==> run a <==
==> flow/design.v <==
`timescale 1ns/1ps
module SIMD(clk,rst,opcode,funct3,funct7,rd_data1,rd_data2,rd_data3,w_add,immed,instrc_add,wr_add,wr_data );
input clk;   
input rst;   
input [6:0] opcode;  
input [2:0] funct3;  
input [6:0] funct7;  
input [15:0] rd_data1;   
input [15:0] rd_data2;   
input [15:0] rd_data3;   
input [4:0] w_add;   
input [11:0] immed;  
output [6:0]instrc_add;
output [4:0] wr_add;     
output [15:0] wr_data;   
wire [1:0]mode;
reg [12:0]op;
wire [3:0]scr_r;
wire scr;
wire [2:0]op_r;
wire [1:0]mac_hl;
wire [15:0]sig_ex;
wire [6:0]n_instrc_add;
wire [1:0]alu_mode;
wire [12:0]alu_op;
wire alu_scr;
wire signed[15:0]source1;
wire [15:0]data2;
wire signed[15:0]source3;
wire [15:0]exsig_data;
wire signed[15:0]source2;
wire signed[7:0]source1_8_1;
wire signed[7:0]source1_8_2;
wire signed[7:0]source2_8_1;
wire signed[7:0]source2_8_2;
wire signed[7:0]source3_8_1;
wire signed[7:0]source3_8_2;
wire signed[3:0]source1_4_1;
wire signed[3:0]source1_4_2;
wire signed[3:0]source1_4_3;
wire signed[3:0]source1_4_4;
wire signed[3:0]source2_4_1;
wire signed[3:0]source2_4_2;
wire signed[3:0]source2_4_3;
wire signed[3:0]source2_4_4;
wire signed[3:0]source3_4_1;
wire signed[3:0]source3_4_2;
wire signed[3:0]source3_4_3;
wire signed[3:0]source3_4_4;
reg [15:0]result_reg;
reg [31:0]mul_reg;
reg[91:0] pip_reg;
reg [6:0] instrc_add;  
assign scr_r=opcode[3:0];
assign op_r=opcode[6:4];
assign mac_hl=funct7[1:0];
always @(posedge clk)
    begin
        if(!rst)
            instrc_add<=0;
        else
            instrc_add<=n_instrc_add;
    end
assign mode=(funct3==3'b001)? 2'b01:
            (funct3==3'b010)? 2'b10:
            (funct3==3'b100)? 2'b11:2'b00;
assign scr=(scr_r==4'b0011)? 1:0;
always @ (opcode or funct7 or mac_hl)
    begin
        case (opcode)
            7'b0111011:begin
                            case(funct7)
                                7'b0000000: op=13'b0000_0000_0000_1;  
                                7'b0100000: op=13'b0000_0000_0001_0;  
                                7'b1000001: op=13'b0000_0000_0010_0;  
                                7'b1000010: op=13'b0000_0000_0100_0;  
                                7'b0001000: op=13'b0000_0000_1000_0;  
                                7'b0010000: op=13'b0000_0001_0000_0;  
                                7'b0011000: op=13'b0000_0010_0000_0;  
                                7'b0110000: op=13'b0000_0100_0000_0;  
                                default:op=13'b0000_0000_0000_0;  
                            endcase
                        end
             7'b1001011:begin
                            case(mac_hl)
                                2'b01:op=13'b0000_1000_0000_0;  
                                2'b10:op=13'b0001_0000_0000_0;  
                                default:op=13'b0000_0000_0000_0;  
                            endcase
                        end
             7'b0100011:op=13'b0010_0000_0000_0;  
             7'b1100011:op=13'b0100_0000_0000_0;  
             7'b1010011:op=13'b1000_0000_0000_0;  
             default:op=13'b0000_0000_0000_0;  
        endcase                                   
    end
assign sig_ex={{4{immed[10]}},immed};
assign n_instrc_add=instrc_add+3'b100;
always @(posedge clk)
    begin
        if(!rst)
            pip_reg <=0;
        else
            begin
                pip_reg[1:0]<=mode;  
                pip_reg[14:2]<=op;  
                pip_reg[15]<=scr;  
                pip_reg[31:16]<= rd_data1;  
                pip_reg[47:32]<= rd_data2;  
                pip_reg[63:48]<= rd_data3;  
                pip_reg[68:64]<= w_add;  
                pip_reg[91:76]<= sig_ex; 
            end 
    end
assign alu_mode=pip_reg[1:0];
assign alu_op=pip_reg[14:2];
assign alu_scr=pip_reg[15];
assign source1=pip_reg[31:16];
assign data2=pip_reg[47:32];
assign source3=pip_reg[63:48];
assign wr_add=pip_reg[68:64];
assign exsig_data=pip_reg[91:76];
assign source2=(alu_scr==1'b0)? data2:exsig_data;
assign source1_8_1=source1[7:0];
assign source1_8_2=source1[15:8];
assign source2_8_1=source2[7:0];
assign source2_8_2=source2[15:8];
assign source3_8_1=source3[7:0];
assign source3_8_2=source3[15:8];
assign source1_4_1=source1[3:0];
assign source1_4_2=source1[7:4];
assign source1_4_3=source1[11:8];
assign source1_4_4=source1[15:12];
assign source2_4_1=source2[3:0];
assign source2_4_2=source2[7:4];
assign source2_4_3=source2[11:8];
assign source2_4_4=source2[15:12];
assign source3_4_1=source3[3:0];
assign source3_4_2=source3[7:4];
assign source3_4_3=source3[11:8];
assign source3_4_4=source3[15:12];
always @(alu_op or alu_mode or source1 or source2 or source3 or source1_8_1 or source1_8_2 or 
         source2_8_1 or source2_8_2 or source3_8_1 or source3_8_2 or source1_4_1 or source1_4_2 or
         source1_4_3 or source1_4_4 or source2_4_1 or source2_4_2 or source2_4_3 or source2_4_4 or
         source3_4_1 or source3_4_2 or source3_4_3 or source3_4_3 or source3_4_4)
    begin
        mul_reg=0;
        result_reg=0;
        case(alu_op)
           13'b0000_0000_0000_1:begin
                                    case(alu_mode)
                                        2'b01:result_reg=source1+source2;  
                                        2'b10:result_reg={source1_8_2+source2_8_2,source1_8_1+source2_8_1};  
                                        2'b11:result_reg={source1_4_4+source2_4_4,source1_4_3+source2_4_3,source1_4_2+source2_4_2,source1_4_1+source2_4_1};  
                                        default:result_reg=0;
                                    endcase
                                end
           13'b0000_0000_0001_0:begin
                                    case(alu_mode)
                                        2'b01:result_reg=source1-source2;  
                                        2'b10:result_reg={source1_8_2-source2_8_2,source1_8_1-source2_8_1};  
                                        2'b11:result_reg={source1_4_4-source2_4_4,source1_4_3-source2_4_3,source1_4_2-source2_4_2,source1_4_1-source2_4_1};  
                                        default:result_reg=0;                       
                                    endcase
                                end
           13'b0000_0000_0010_0:begin
                                    case(alu_mode)
                                        2'b01:begin
                                                mul_reg=source1*source2;  
                                                result_reg=mul_reg[15:0];  
                                              end
                                        2'b10:begin
                                                mul_reg[15:0]=source1_8_1*source2_8_1;  
                                                mul_reg[31:16]=source1_8_2*source2_8_2;
                                                result_reg={mul_reg[23:16],mul_reg[7:0]}; 
                                              end
                                        2'b11:begin
                                                mul_reg[7:0]=source1_4_1*source2_4_1;  
                                                mul_reg[15:8]=source1_4_2*source2_4_2;
                                                mul_reg[23:16]=source1_4_3*source2_4_3;
                                                mul_reg[31:24]=source1_4_4*source2_4_4;
                                                result_reg={mul_reg[27:24],mul_reg[19:16],mul_reg[11:8],mul_reg[3:0]}; 
                                              end
                                        default:begin
                                                    result_reg=0;
                                                    mul_reg=0;
                                                end
                                    endcase
                                end
           13'b0000_0000_0100_0:begin
                                    case(alu_mode)
                                        2'b01:begin 
                                                mul_reg=source1*source2;  
                                                result_reg=mul_reg[31:16];  
                                              end
                                        2'b10:begin
                                                mul_reg[15:0]=source1_8_1*source2_8_1;  
                                                mul_reg[31:16]=source1_8_2*source2_8_2;
                                                result_reg={mul_reg[31:24],mul_reg[15:8]}; 
                                              end
                                        2'b11:begin
                                                mul_reg[7:0]=source1_4_1*source2_4_1;  
                                                mul_reg[15:8]=source1_4_2*source2_4_2;
                                                mul_reg[23:16]=source1_4_3*source2_4_3;
                                                mul_reg[31:24]=source1_4_4*source2_4_4;
                                                result_reg={mul_reg[31:28],mul_reg[23:20],mul_reg[15:12],mul_reg[7:4]}; 
                                              end
                                        default:begin
                                                    result_reg=0;
                                                    mul_reg=0;
                                                end
                                    endcase
                                end
           13'b0000_0000_1000_0:result_reg=source1&source2;  
           13'b0000_0001_0000_0:result_reg=source1|source2;  
           13'b0000_0010_0000_0:result_reg=source1^source2;  
           13'b0000_0100_0000_0:result_reg=~source1;  
           13'b0000_1000_0000_0:begin
                                    case(alu_mode)
                                        2'b01:begin
                                                mul_reg=source1*source2+{{16{1'b0}},source3};  
                                                result_reg=mul_reg[15:0];  
                                              end
                                        2'b10:begin
                                                mul_reg[15:0]=source1_8_1*source2_8_1+{{8{1'b0}},source3_8_1};  
                                                mul_reg[31:16]=source1_8_2*source2_8_2+{{8{1'b0}},source3_8_2};
                                                result_reg={mul_reg[23:16],mul_reg[7:0]}; 
                                              end
                                        2'b11:begin
                                                mul_reg[7:0]=source1_4_1*source2_4_1+{{4{1'b0}},source3_4_1};  
                                                mul_reg[15:8]=source1_4_2*source2_4_2+{{4{1'b0}},source3_4_2};
                                                mul_reg[23:16]=source1_4_3*source2_4_3+{{4{1'b0}},source3_4_3};
                                                mul_reg[31:24]=source1_4_4*source2_4_4+{{4{1'b0}},source3_4_4};
                                                result_reg={mul_reg[27:24],mul_reg[19:16],mul_reg[11:8],mul_reg[3:0]}; 
                                              end
                                        default:begin
                                                    result_reg=0;
                                                    mul_reg=0;
                                                end
                                    endcase
                                end
           13'b0001_0000_0000_0:begin
                                    case(alu_mode)
                                        2'b01:begin
                                                mul_reg=source1*source2+{{16{1'b0}},source3};  
                                                result_reg=mul_reg[31:16];  
                                              end
                                        2'b10:begin
                                                mul_reg[15:0]=source1_8_1*source2_8_1+{{8{1'b0}},source3_8_1};  
                                                mul_reg[31:16]=source1_8_2*source2_8_2+{{8{1'b0}},source3_8_2};
                                                result_reg={mul_reg[31:24],mul_reg[15:8]}; 
                                              end
                                        2'b11:begin
                                                mul_reg[7:0]=source1_4_1*source2_4_1+{{4{1'b0}},source3_4_1};  
                                                mul_reg[15:8]=source1_4_2*source2_4_2+{{4{1'b0}},source3_4_2};
                                                mul_reg[23:16]=source1_4_3*source2_4_3+{{4{1'b0}},source3_4_3};
                                                mul_reg[31:24]=source1_4_4*source2_4_4+{{4{1'b0}},source3_4_4};
                                                result_reg={mul_reg[31:28],mul_reg[23:20],mul_reg[15:12],mul_reg[7:4]}; 
                                              end
                                        default:begin
                                                    result_reg=0;
                                                    mul_reg=0;
                                                end                                    
                                    endcase
                                end
           13'b0010_0000_0000_0:result_reg=(source1<<source2);  
           13'b0100_0000_0000_0:result_reg=(source1>>source2);  
           13'b1000_0000_0000_0:result_reg=(source1<<<source2);  
           default:result_reg=0;
        endcase
    end
assign wr_data=result_reg;
endmodule
==> flow/run.sh <==
#!/bin/bash
# the make line also repeats each setting of config.mk as NAME=value (left out here)
make -C /OpenROAD-flow-scripts/flow DESIGN_CONFIG=/design/flow/config.mk WORK_HOME=/design/flow/orfs CLKGATE_MAP_FILE= finish
==> flow/config.mk <==
export PLATFORM = sky130hd
export DESIGN_NAME = SIMD
export DESIGN_NICKNAME = SIMD
export VERILOG_FILES = /design/flow/design.v
export SDC_FILE = /design/flow/constraint.sdc
export NUM_CORES = 4
export LEC_CHECK = 0
export CAP_MARGIN = 20
export CORE_MARGIN = 2
export CORE_UTILIZATION = 58
export CTS_CLUSTER_DIAMETER = 353
export CTS_CLUSTER_SIZE = 98
export SLEW_MARGIN = 20
==> flow/constraint.sdc <==
create_clock -name core_clock -period 16.0 [get_ports {clk}]
set_input_delay 3.2000 -clock core_clock [delete_from_list [all_inputs] [get_ports {clk}]]
set_output_delay 3.2000 -clock core_clock [all_outputs]
set_load 0.01 [all_outputs]
==> run b (differences from run a) <==
Settings changed: CORE_UTILIZATION 58 to 70, CTS_CLUSTER_DIAMETER 353 to default, CTS_CLUSTER_SIZE 98 to default, MAX_ROUTING_LAYER from default to met4, PLACE_DENSITY_LB_ADDON from default to 0.25.
==> flow/constraint.sdc (replaced) <==
create_clock -name core_clock -period 9.01 [get_ports {clk}]
set_input_delay 1.8020 -clock core_clock [delete_from_list [all_inputs] [get_ports {clk}]]
set_output_delay 1.8020 -clock core_clock [all_outputs]
set_load 0.01 [all_outputs]
==> run c (differences from run a) <==
Settings changed: ABC_AREA from default to 1, CTS_CLUSTER_DIAMETER 353 to 188, CTS_CLUSTER_SIZE 98 to 100, TNS_END_PERCENT from default to 20.
==> flow/constraint.sdc (replaced) <==
create_clock -name core_clock -period 6.41 [get_ports {clk}]
set_input_delay 1.2820 -clock core_clock [delete_from_list [all_inputs] [get_ports {clk}]]
set_output_delay 1.2820 -clock core_clock [all_outputs]
set_load 0.01 [all_outputs]
==> qor summary <==
| metric | run a | run b | run c |
|---|---|---|---|
| Non-clock inverter count | 942 | - | 1255 |
| Combinational power share | 0.818 | - | 0.872 |
| Pins over their slew limit | 0 | - | 0 |
| Crit path buffers/inverters | 7 | - | 12 |
| Kind of end point of the critical path | output port | - | output port |
| Internal power | 1.05 mW | - | 4.28 mW |
| Number of nets in the layout | 5031 | - | 6775 |
| Area of the placeable core | 0.0564 mm2 | 0.0466 mm2 | 0.0591 mm2 |
| Row count | 87 | 79 | 89 |
| Cell area after layout | 0.0354 mm2 | - | 0.0453 mm2 |
| Number of buffers inserted to repair setup after CTS | 0 | 33 | 43 |
| Proportion of synthesized chip area in sequential cells | 0.0520 | 0.0520 | 0.0496 |
| WL met2 | 56800 um | - | 61900 um |
| Per-instance average area after synthesis | 8.48 um2 | 8.48 um2 | 7.23 um2 |
| Top cell area share | 0.359 | 0.359 | 0.342 |
| Result of the run | finished clean | stopped before the end | complete, but fails checks |
| Failing step | - | global routing (5_1_grt) | - |
| Violated checks | - | - | negative setup slack |
| Endpoint of the most critical setup path | wr_data[0] | - | wr_data[10] |
| Sequential power share | 0.096 | - | 0.064 |
| Simple-Gate Fraction of Synth Area | 0.127 | 0.127 | 0.207 |
| Area fraction of clock buffers and clock inverters | 0.00844 | - | 0.00658 |
| Detailed-routing wirelength on met1 | 47900 um | - | 51800 um |
| Stages on the worst setup path | 24 | - | 29 |
| Worst hold path class | reg2reg | - | reg2reg |

==> inputs of branch maple <==
// SIMD: RTL as listed in full above, without the edits since
clock: 5.68 ns
lec_check: 0
cap_margin: 20
core_margin: 2
core_utilization: 57
cts_cluster_size: 53
setup_slack_margin: 1.45
slew_margin: 20
tns_end_percent: 5
run.sh (not shown) runs the stock make flow with config.mk's settings and CLKGATE_MAP_FILE=.
==> inputs of branch onyx, as changes to branch maple <==
- ABC_AREA: not set -> 1
- CORE_UTILIZATION: 57 -> 66
- CTS_CLUSTER_SIZE: 53 -> not set
- SETUP_SLACK_MARGIN: 1.45 -> not set
- TNS_END_PERCENT: 5 -> not set
==> flow/constraint.sdc (replaced) <==
create_clock -name core_clock -period 7.1 [get_ports {clk}]
set_input_delay 1.4200 -clock core_clock [delete_from_list [all_inputs] [get_ports {clk}]]
set_output_delay 1.4200 -clock core_clock [all_outputs]
set_load 0.01 [all_outputs]
==> notes <==
- Branch onyx did not get past global routing. Branch maple reached the layout checks and failed them: negative setup slack.
- Die size: branch maple is larger than branch onyx (about 10%).
- Against branch maple, the synthesized cell count of branch onyx is higher by 23%.
- Of branch onyx and branch maple, branch onyx has the higher area after synthesis (gap 5.0%, measured against branch maple).
==> figures <==
| item | branch onyx | branch maple |
|---|---|---|
| Post-placement worst setup slack | -1.72 ns | -3.79 ns |
| Arithmetic-cell share of the synthesized area counting full adders, half adders and majority gates | 48.6% | 51.0% |
| Simple logic cell fraction of the synthesized area | 20.7% | 12.7% |
| Area share of xor/xnor cells in the synthesized design | 1.44% | 4.45% |
| Instance area after placement | 42,600 um^2 | 42,500 um^2 |
| Share of the yosys chip area belonging to registers | 4.96% | 5.20% |
| # Cells Yosys | 4,800 | 3,901 |
| Post-CTS setup-driven buffer insertion count | 35 | 16 |
| Die y size | 233 um | 245 um |
| Die ar. | 54,500 um^2 | 60,000 um^2 |
| Horizontal extent of the die | 233 um | 245 um |
| Quantity of gates resized following cts | 312 | 138 |
| Outcome | stopped before the end | finished with violations |
| Last stage reached | global routing | - |
| Violated checks | - | negative setup slack |
| AO/OA Area Share | 9.27% | 12.6% |
| Area inside the core boundary | 52,300 um^2 | 57,600 um^2 |
| Top area contributor share | 34.2% | 35.9% |
| Synth cell types | 57 | 81 |
| Final HPWL from detailed placement | 125,000 um | 126,000 um |
| Row cnt | 84 | 88 |
| Area of the mapped netlist | 34,700 um^2 | 33,100 um^2 |
| Initial core utilization | 66.3% | 57.5% |
Power figures rest on the tool's default switching activity, not on a simulated workload.
